==> inputs of v32 <==
==> flow/design.v <==
module decode(
	clk		,
	rst_n		,
	data_in	,
	data_out	
	);
	input clk;
	input rst_n;
	input [1:0] data_in;	 
	output reg data_out;
	wire [1:0] dis_00,dis_01,dis_10,dis_11;
	wire [31:0] add_1,add_2,add_3,add_4,add_5,add_6,add_7,add_8;
	reg [9:0]	path_s0,path_s1,path_s2,path_s3;   
	reg [31:0]	dis_s0,dis_s1,dis_s2,dis_s3;
	reg [19:0]count_clear;
	assign dis_00=data_in[1]+data_in[0];
	assign dis_01=data_in[1]+(data_in[0]^1'b1);
	assign dis_10=(data_in[1]^1'b1)+data_in[0];
	assign dis_11=(data_in[1]^1'b1)+(data_in[0]^1'b1);
	always @(posedge clk or negedge rst_n)
		if (rst_n==1'b0)
			count_clear<=20'b0;
		else if (count_clear>=20'd50000)
			count_clear<=20'b0;
		else
			count_clear<=count_clear+1'b1;
	assign add_1=dis_00+dis_s0;  
	assign add_2=dis_11+dis_s2;
	always @(posedge clk or negedge rst_n)
	begin
		if (rst_n==1'b0) 
			begin
				path_s0=10'b0;
				dis_s0=32'b0;
			end
		else if (count_clear==20'd50000)
			begin
				path_s0=10'b0;
				dis_s0=32'b0;
			end
		else if (add_1<=add_2)
			begin
				path_s0<={path_s0[8:0],1'b0};
				dis_s0<=add_1;
			end
		else 
			begin
				path_s0<={path_s2[8:0],1'b0};
				dis_s0<=add_2;
			end
	end
	assign add_3=dis_11+dis_s0;
	assign add_4=dis_00+dis_s2;
	always @(posedge clk or negedge rst_n)
	begin
		if (rst_n==1'b0) 
			begin
				path_s1=10'b0;
				dis_s1=32'b0;
			end
		else if (count_clear==20'd50000)
			begin
				path_s1=10'b0;
				dis_s1=32'b0;
			end
		else if (add_3<=add_4)
			begin
				path_s1<={path_s0[8:0],1'b1};
				dis_s1<=add_3;
			end
		else 
			begin
				path_s1<={path_s2[8:0],1'b1};
				dis_s1<=add_4;
			end
	end
	assign add_5=dis_01+dis_s1;
	assign add_6=dis_10+dis_s3;
	always @(posedge clk or negedge rst_n)
	begin
		if (rst_n==1'b0)
			begin
				path_s2=10'b0;
				dis_s2=32'b0;
			end
		else if (count_clear==20'd50000)
			begin
				path_s2=10'b0;
				dis_s2=32'b0;
			end
		else if (add_5<=add_6)
			begin
				path_s2<={path_s1[8:0],1'b0};
				dis_s2<=add_5;
			end
		else 
			begin
				path_s2<={path_s3[8:0],1'b0};
				dis_s2<=add_6;
			end
	end
	assign add_7=dis_10+dis_s1;
	assign add_8=dis_01+dis_s3;
	always @(posedge clk or negedge rst_n)
	begin
		if (rst_n==1'b0)
			begin
				path_s3=10'b0;
				dis_s3=32'b0;
			end
		else if (count_clear==20'd50000)
			begin
				path_s3=10'b0;
				dis_s3=32'b0;
			end
		else if (add_7<add_8)
			begin
				path_s3<={path_s1[8:0],1'b1};
				dis_s3<=add_7;
			end
		else 
			begin
				path_s3<={path_s3[8:0],1'b1};
				dis_s3<=add_8;
			end
	end
	always @(*)
	begin
		if ((dis_s0<=dis_s1)&&(dis_s0<=dis_s2)&&(dis_s0<=dis_s3))
			data_out<=path_s0[9];
		else if ((dis_s1<=dis_s0)&&(dis_s1<=dis_s2)&&(dis_s1<=dis_s3))
			data_out<=path_s1[9];
		else if ((dis_s2<=dis_s0)&&(dis_s2<=dis_s1)&&(dis_s2<=dis_s3))
			data_out<=path_s2[9];
		else  data_out<=path_s3[9];
	end
endmodule
==> flow/run.sh <==
#!/bin/bash
# the make line also repeats each setting of config.mk as NAME=value (left out here)
make -C /OpenROAD-flow-scripts/flow DESIGN_CONFIG=/design/flow/config.mk WORK_HOME=/design/flow/orfs CLKGATE_MAP_FILE= finish
==> flow/config.mk <==
export PLATFORM = sky130hd
export DESIGN_NAME = decode
export DESIGN_NICKNAME = decode
export VERILOG_FILES = /design/flow/design.v
export SDC_FILE = /design/flow/constraint.sdc
export NUM_CORES = 4
export LEC_CHECK = 0
export ABC_AREA = 0
export CAP_MARGIN = 35
export CELL_PAD_IN_SITES_DETAIL_PLACEMENT = 1
export CELL_PAD_IN_SITES_GLOBAL_PLACEMENT = 2
export CORE_MARGIN = 4
export CORE_UTILIZATION = 60
export CTS_CLUSTER_DIAMETER = 320
export CTS_CLUSTER_SIZE = 20
export GPL_ROUTABILITY_DRIVEN = 1
export HOLD_SLACK_MARGIN = -0.01
export MAX_ROUTING_LAYER = met5
export MIN_ROUTING_LAYER = met1
export PLACE_DENSITY_LB_ADDON = 0.03
export SETUP_SLACK_MARGIN = 0.89
export SLEW_MARGIN = 40
export TNS_END_PERCENT = 65
==> flow/constraint.sdc <==
create_clock -name core_clock -period 6.69 [get_ports {clk}]
set_input_delay 1.3380 -clock core_clock [delete_from_list [all_inputs] [get_ports {clk}]]
set_output_delay 1.3380 -clock core_clock [all_outputs]
set_load 0.01 [all_outputs]
==> inputs of v12, as changes to v32 <==
==> flow/config.mk (replaced) <==
export PLATFORM = sky130hd
export DESIGN_NAME = decode
export DESIGN_NICKNAME = decode
export VERILOG_FILES = /design/flow/design.v
export SDC_FILE = /design/flow/constraint.sdc
export NUM_CORES = 4
export LEC_CHECK = 0
export CAP_MARGIN = 20
export CORE_MARGIN = 2
export CORE_UTILIZATION = 68
export PLACE_DENSITY = 0.6
export SLEW_MARGIN = 20
==> flow/constraint.sdc (replaced) <==
create_clock -name core_clock -period 8.18 [get_ports {clk}]
set_input_delay 1.6360 -clock core_clock [delete_from_list [all_inputs] [get_ports {clk}]]
set_output_delay 1.6360 -clock core_clock [all_outputs]
set_load 0.01 [all_outputs]
==> metrics.txt <==
# HELP chip_impl_metric Implementation results
# TYPE chip_impl_metric gauge
chip_impl_info{name="run_status",value="did not finish"} 1
chip_impl_info{name="haltStage",value="global placement without I/O (3_1_place_gp_skip_io)"} 1
chip_impl_info{name="error",value="[ERROR FLW-0024] Place density exceeds 1.0 (current PLACE_DENSITY_LB_ADDON =  0.03). Please check if the value of  PLACE_DENSITY_LB_ADDON is between 0 and 0.99."} 1
chip_impl_metric{name="synthesis.area",unit="um^2"} 19400
chip_impl_info{name="dominant_cell_type_by_area_after_synthesis",value="sky130_fd_sc_hd__dfrtp_1"} 1
chip_impl_metric{name="post_synthesis_xor_xnor_area_fraction",unit="%"} 11.8
chip_impl_metric{name="floorplan.core_util",unit="%"} 61.2
chip_impl_metric{name="core",unit="um^2"} 31700
chip_impl_metric{name="std_cell_rows",unit=""} 65
chip_impl_metric{name="fp.dieW",unit="um"} 188
chip_impl_metric{name="synth_cell_type_count",unit=""} 73
chip_impl_metric{name="fp.dieArea",unit="um^2"} 35300
chip_impl_metric{name="ys_area",unit="um^2"} 19400
chip_impl_info{name="yosys-top-cells-count",value="sky130_fd_sc_hd__ha_1, sky130_fd_sc_hd__xnor2_1, sky130_fd_sc_hd__nand2_1, sky130_fd_sc_hd__dfrtp_1, sky130_fd_sc_hd__nor2_1"} 1
chip_impl_metric{name="simple_gate_share",unit="%"} 21.9
chip_impl_info{name="dominantRegCellSynth",value="sky130_fd_sc_hd__dfrtp_1"} 1
# the run above: v32

==> metrics.txt <==
# HELP chip_impl_metric Metrics from one implementation run
# TYPE chip_impl_metric gauge
chip_impl_metric{name="ys_area",unit="um^2"} 19400
chip_impl_metric{name="fp.dieW",unit="um"} 173
chip_impl_info{name="dominant_cell_type_by_area_after_synthesis",value="sky130_fd_sc_hd__dfrtp_1"} 1
chip_impl_info{name="yosys-top-cells-count",value="sky130_fd_sc_hd__ha_1, sky130_fd_sc_hd__xnor2_1, sky130_fd_sc_hd__nand2_1, sky130_fd_sc_hd__dfrtp_1, sky130_fd_sc_hd__nor2_1"} 1
chip_impl_info{name="run_status",value="no timing/DRC/antenna violations"} 1
chip_impl_metric{name="core",unit="um^2"} 27900
chip_impl_metric{name="grt_start_max_net_pins",unit=""} 115
chip_impl_metric{name="simple_gate_share",unit="%"} 21.9
chip_impl_info{name="dominantRegCellSynth",value="sky130_fd_sc_hd__dfrtp_1"} 1
chip_impl_metric{name="synthesis.area",unit="um^2"} 19400
chip_impl_metric{name="fp.dieArea",unit="um^2"} 29900
chip_impl_metric{name="floorplan.core_util",unit="%"} 69.4
chip_impl_metric{name="std_cell_rows",unit=""} 61
chip_impl_info{name="timing.hold.worst.start",value="path_s3[0]$_DFF_PN0_"} 1
# the run above: v12


---

==> job 4587: inputs <==
// decode: RTL as listed in full above, without the edits since
Settings: LEC_CHECK=0, CAP_MARGIN=20, CORE_MARGIN=2, CORE_UTILIZATION=69, CTS_CLUSTER_SIZE=42, PLACE_DENSITY=0.64, SETUP_SLACK_MARGIN=1.11, SLEW_MARGIN=20; clock period 4.33 ns.
run.sh (not shown) runs the stock make flow with config.mk's settings and CLKGATE_MAP_FILE=.
==> inputs of job 3798, as changes to job 4587 <==
CORE_UTILIZATION = 30   (was 69)
CTS_CLUSTER_DIAMETER = 272   (was unset)
CTS_CLUSTER_SIZE = 98   (was 42)
PLACE_DENSITY = 0.6   (was 0.64)
SETUP_SLACK_MARGIN = unset   (was 1.11)
==> flow/constraint.sdc (replaced) <==
create_clock -name core_clock -period 6.0 [get_ports {clk}]
set_input_delay 1.2000 -clock core_clock [delete_from_list [all_inputs] [get_ports {clk}]]
set_output_delay 1.2000 -clock core_clock [all_outputs]
set_load 0.01 [all_outputs]
==> results <==
quantity	job 3798	job 4587
Outcome	no timing/DRC/antenna violations	did not finish
Last stage reached	-	global routing
Die x size	258 µm	172 µm
Final HPWL from detailed placement	52000 µm	58200 µm
Routability congestion estimate from global placement	0.960	1.08
Chip Area	66700 µm²	29500 µm²
Most common reg cell	sky130_fd_sc_hd__dfrtp_1	sky130_fd_sc_hd__dfrtp_1
Number of cell rows	93	61
Complex Gates by Area	0.150	0.150
Cell taking the most area after synthesis	sky130_fd_sc_hd__dfrtp_1	sky130_fd_sc_hd__dfrtp_1
Number of cells after detailed placement	3222	3067
Most common cell in the netlist	sky130_fd_sc_hd__ha_1	sky130_fd_sc_hd__ha_1
Total placed instance area	21500 µm²	23700 µm²
Number of cells upsized or downsized after cts	0	348
Maximum buffer depth of the clock tree	2	2
Starting density of the core	0.302	0.700
Core outline area	64200 µm²	27700 µm²
Total setup buffers inserted after CTS	0	76
Die y size	258 µm	172 µm
Pre-CTS worst setup slack	-0.165 ns	-1.41 ns
FFs w/ async S/R, synth	1.00	1.00

---

==> v23 <==
RTL: the design.v shown in full above, as it stands there.
Settings: LEC_CHECK=0, CAP_MARGIN=30, CELL_PAD_IN_SITES_DETAIL_PLACEMENT=1, CELL_PAD_IN_SITES_GLOBAL_PLACEMENT=3, CORE_ASPECT_RATIO=0.71, CORE_MARGIN=7, CORE_UTILIZATION=29, CTS_CLUSTER_DIAMETER=62, GPL_TIMING_DRIVEN=0, PLACE_DENSITY_LB_ADDON=0.15, SETUP_SLACK_MARGIN=-0.38, SLEW_MARGIN=5; clock period 5.18 ns.
==> inputs of v1, as changes to v23 <==
- CAP_MARGIN: 30 -> 20
- CELL_PAD_IN_SITES_DETAIL_PLACEMENT: 1 -> unset
- CELL_PAD_IN_SITES_GLOBAL_PLACEMENT: 3 -> unset
- CORE_ASPECT_RATIO: 0.71 -> unset
- CORE_MARGIN: 7 -> 2
- CORE_UTILIZATION: 29 -> 72
- CTS_CLUSTER_DIAMETER: 62 -> 27
- GPL_TIMING_DRIVEN: 0 -> unset
- PLACE_DENSITY_LB_ADDON: 0.15 -> 0.3
- SETUP_SLACK_MARGIN: -0.38 -> unset
- SLEW_MARGIN: 5 -> 20
==> flow/constraint.sdc (replaced) <==
create_clock -name core_clock -period 4.84 [get_ports {clk}]
set_input_delay 0.9680 -clock core_clock [delete_from_list [all_inputs] [get_ports {clk}]]
set_output_delay 0.9680 -clock core_clock [all_outputs]
set_load 0.01 [all_outputs]
==> inputs of v15, as changes to v23 <==
- CAP_MARGIN: 30 -> 35
- CELL_PAD_IN_SITES_DETAIL_PLACEMENT: 1 -> unset
- CORE_ASPECT_RATIO: 0.71 -> unset
- CORE_MARGIN: 7 -> 10
- CORE_UTILIZATION: 29 -> 40
- CTS_CLUSTER_DIAMETER: 62 -> 339
- CTS_CLUSTER_SIZE: unset -> 98
- GPL_TIMING_DRIVEN: 0 -> unset
- PLACE_DENSITY: unset -> 0.41
- PLACE_DENSITY_LB_ADDON: 0.15 -> unset
- SETUP_SLACK_MARGIN: -0.38 -> unset
- SLEW_MARGIN: 5 -> 20
==> flow/constraint.sdc (replaced) <==
create_clock -name core_clock -period 6.0 [get_ports {clk}]
set_input_delay 1.2000 -clock core_clock [delete_from_list [all_inputs] [get_ports {clk}]]
set_output_delay 1.2000 -clock core_clock [all_outputs]
set_load 0.01 [all_outputs]
==> flow_summary_export.csv <==
group,metric,value,unit
global_routing,grt.total_usage,78.2,%
place,dp.final_hpwl,55300,um
die,die_area,28300,um2
outcome,lastStage,"5_1_grt",
die,num_rows,60,
place,placed_cell_area,22400,um2
die,die_width,168,um
outcome,firstError,"[ERROR GRT-0232] Routing congestion too high. Check the congestion heatmap in the GUI.",
outcome,status,"did not finish",
(the above is from v1)
==> flow_summary_export.csv <==
group,metric,value,unit
outcome,status,"complete, no violations",
die,num_rows,80,
place,placed_cell_area,21400,um2
die,die_area,57700,um2
die,die_width,240,um
clocking,numCtsBuffers,17,
layout,fin_nets,2758,
global_routing,grt_antenna_before_repair,0,
place,dp.final_hpwl,58600,um
(the above is from v15)
==> flow_summary_export.csv <==
group,metric,value,unit
die,die_area,74400,um2
final_timing,setup_viol,130,
outcome,status,"failed layout checks",
outcome,violatedChecks,"negative setup slack",
die,num_rows,79,
layout,clkCellAreaFrac,2.70,%
global_routing,grt.total_usage,22.7,%
place,dp.final_hpwl,72000,um
routing,drt_wl_total,84600,um
place,placed_cell_area,20700,um2
final_timing,setup_slack,-0.268,ns
(the above is from v23)

---

==> inputs of trial 68 <==
// decode: RTL as listed in full above, without the edits since
clock: 6.69 ns
lec_check: 0
abc_area: 1
cap_margin: 35
core_margin: 5
core_utilization: 60
cts_cluster_diameter: 320
cts_cluster_size: 20
max_routing_layer: met4
min_routing_layer: met2
place_density_lb_addon: 0.03
slew_margin: 15
tns_end_percent: 65
==> trial 23 (differences from trial 68) <==
Settings changed: ABC_AREA 1 to not set, CELL_PAD_IN_SITES_GLOBAL_PLACEMENT set to 1, CORE_MARGIN 5 to 3, CORE_UTILIZATION 60 to 16, CTS_CLUSTER_DIAMETER 320 to 195, CTS_CLUSTER_SIZE 20 to 28, MAX_ROUTING_LAYER met4 to not set, PLACE_DENSITY_LB_ADDON 0.03 to not set, SETUP_SLACK_MARGIN set to 0.89, SLEW_MARGIN 15 to 0, TNS_END_PERCENT 65 to not set.
==> flow/constraint.sdc (replaced) <==
create_clock -name core_clock -period 6.73 [get_ports {clk}]
set_input_delay 1.3460 -clock core_clock [delete_from_list [all_inputs] [get_ports {clk}]]
set_output_delay 1.3460 -clock core_clock [all_outputs]
set_load 0.01 [all_outputs]
==> trial 13 (differences from trial 68) <==
Settings changed: ABC_AREA 1 to not set, CAP_MARGIN 35 to 20, CORE_MARGIN 5 to 2, CORE_UTILIZATION 60 to 72, CTS_CLUSTER_DIAMETER 320 to not set, CTS_CLUSTER_SIZE 20 to not set, MAX_ROUTING_LAYER met4 to not set, MIN_ROUTING_LAYER met2 to not set, PLACE_DENSITY set to 0.6, PLACE_DENSITY_LB_ADDON 0.03 to not set, SLEW_MARGIN 15 to 20, TNS_END_PERCENT 65 to not set.
==> flow/constraint.sdc (replaced) <==
create_clock -name core_clock -period 4.37 [get_ports {clk}]
set_input_delay 0.8740 -clock core_clock [delete_from_list [all_inputs] [get_ports {clk}]]
set_output_delay 0.8740 -clock core_clock [all_outputs]
set_load 0.01 [all_outputs]
==> qor summary <==
metric                                                                                         trial 68                trial 13                    trial 23
Status                                                                           stopped before the end  stopped before the end     complete, no violations
Stage where the flow stopped                                                             global routing    clock tree synthesis                           -
Complex-gate fraction of the synthesized area                                                     8.69%                   15.0%                       15.0%
Floorplan die area                                                                         0.0388 sq mm            0.0283 sq mm                 0.125 sq mm
Setup fix buffers added after clock tree synthesis                                                    0                       -                           0
Clock tree root driver cell                                                  sky130_fd_sc_hd__clkbuf_16                       -  sky130_fd_sc_hd__clkbuf_16
Sequential cell area fraction in the yosys report                                                 21.7%                   23.5%                       23.5%
Xor/xnor share                                                                                    9.57%                   11.8%                       11.8%
DPL Wire Length                                                                                 62.0 mm                 58.4 mm                     58.7 mm
Placement Setup Slack                                                                          0.202 ns                -1.70 ns                   -0.247 ns
Post-synthesis mux area share                                                                        0%                   1.81%                       1.81%
Count leader, synth                                                            sky130_fd_sc_hd__nand2_1   sky130_fd_sc_hd__ha_1       sky130_fd_sc_hd__ha_1
Share of synthesized cell area in full adder, half adder and majority cells                       20.2%                   21.8%                       21.8%
Instance count of the mapped netlist                                                              3,051                   2,293                       2,293
Num rows                                                                                             68                      60                         127
Pre-placement core utilization                                                                    60.7%                   72.6%                       16.1%
Area fraction in and, or, nand and nor cells after synthesis                                      31.5%                   21.9%                       21.9%
Chip Height                                                                                 197 microns             168 microns                 354 microns
Chip width                                                                                  197 microns             168 microns                 354 microns
Average cell area after synthesis                                                            6.87 sq um              8.46 sq um                  8.46 sq um
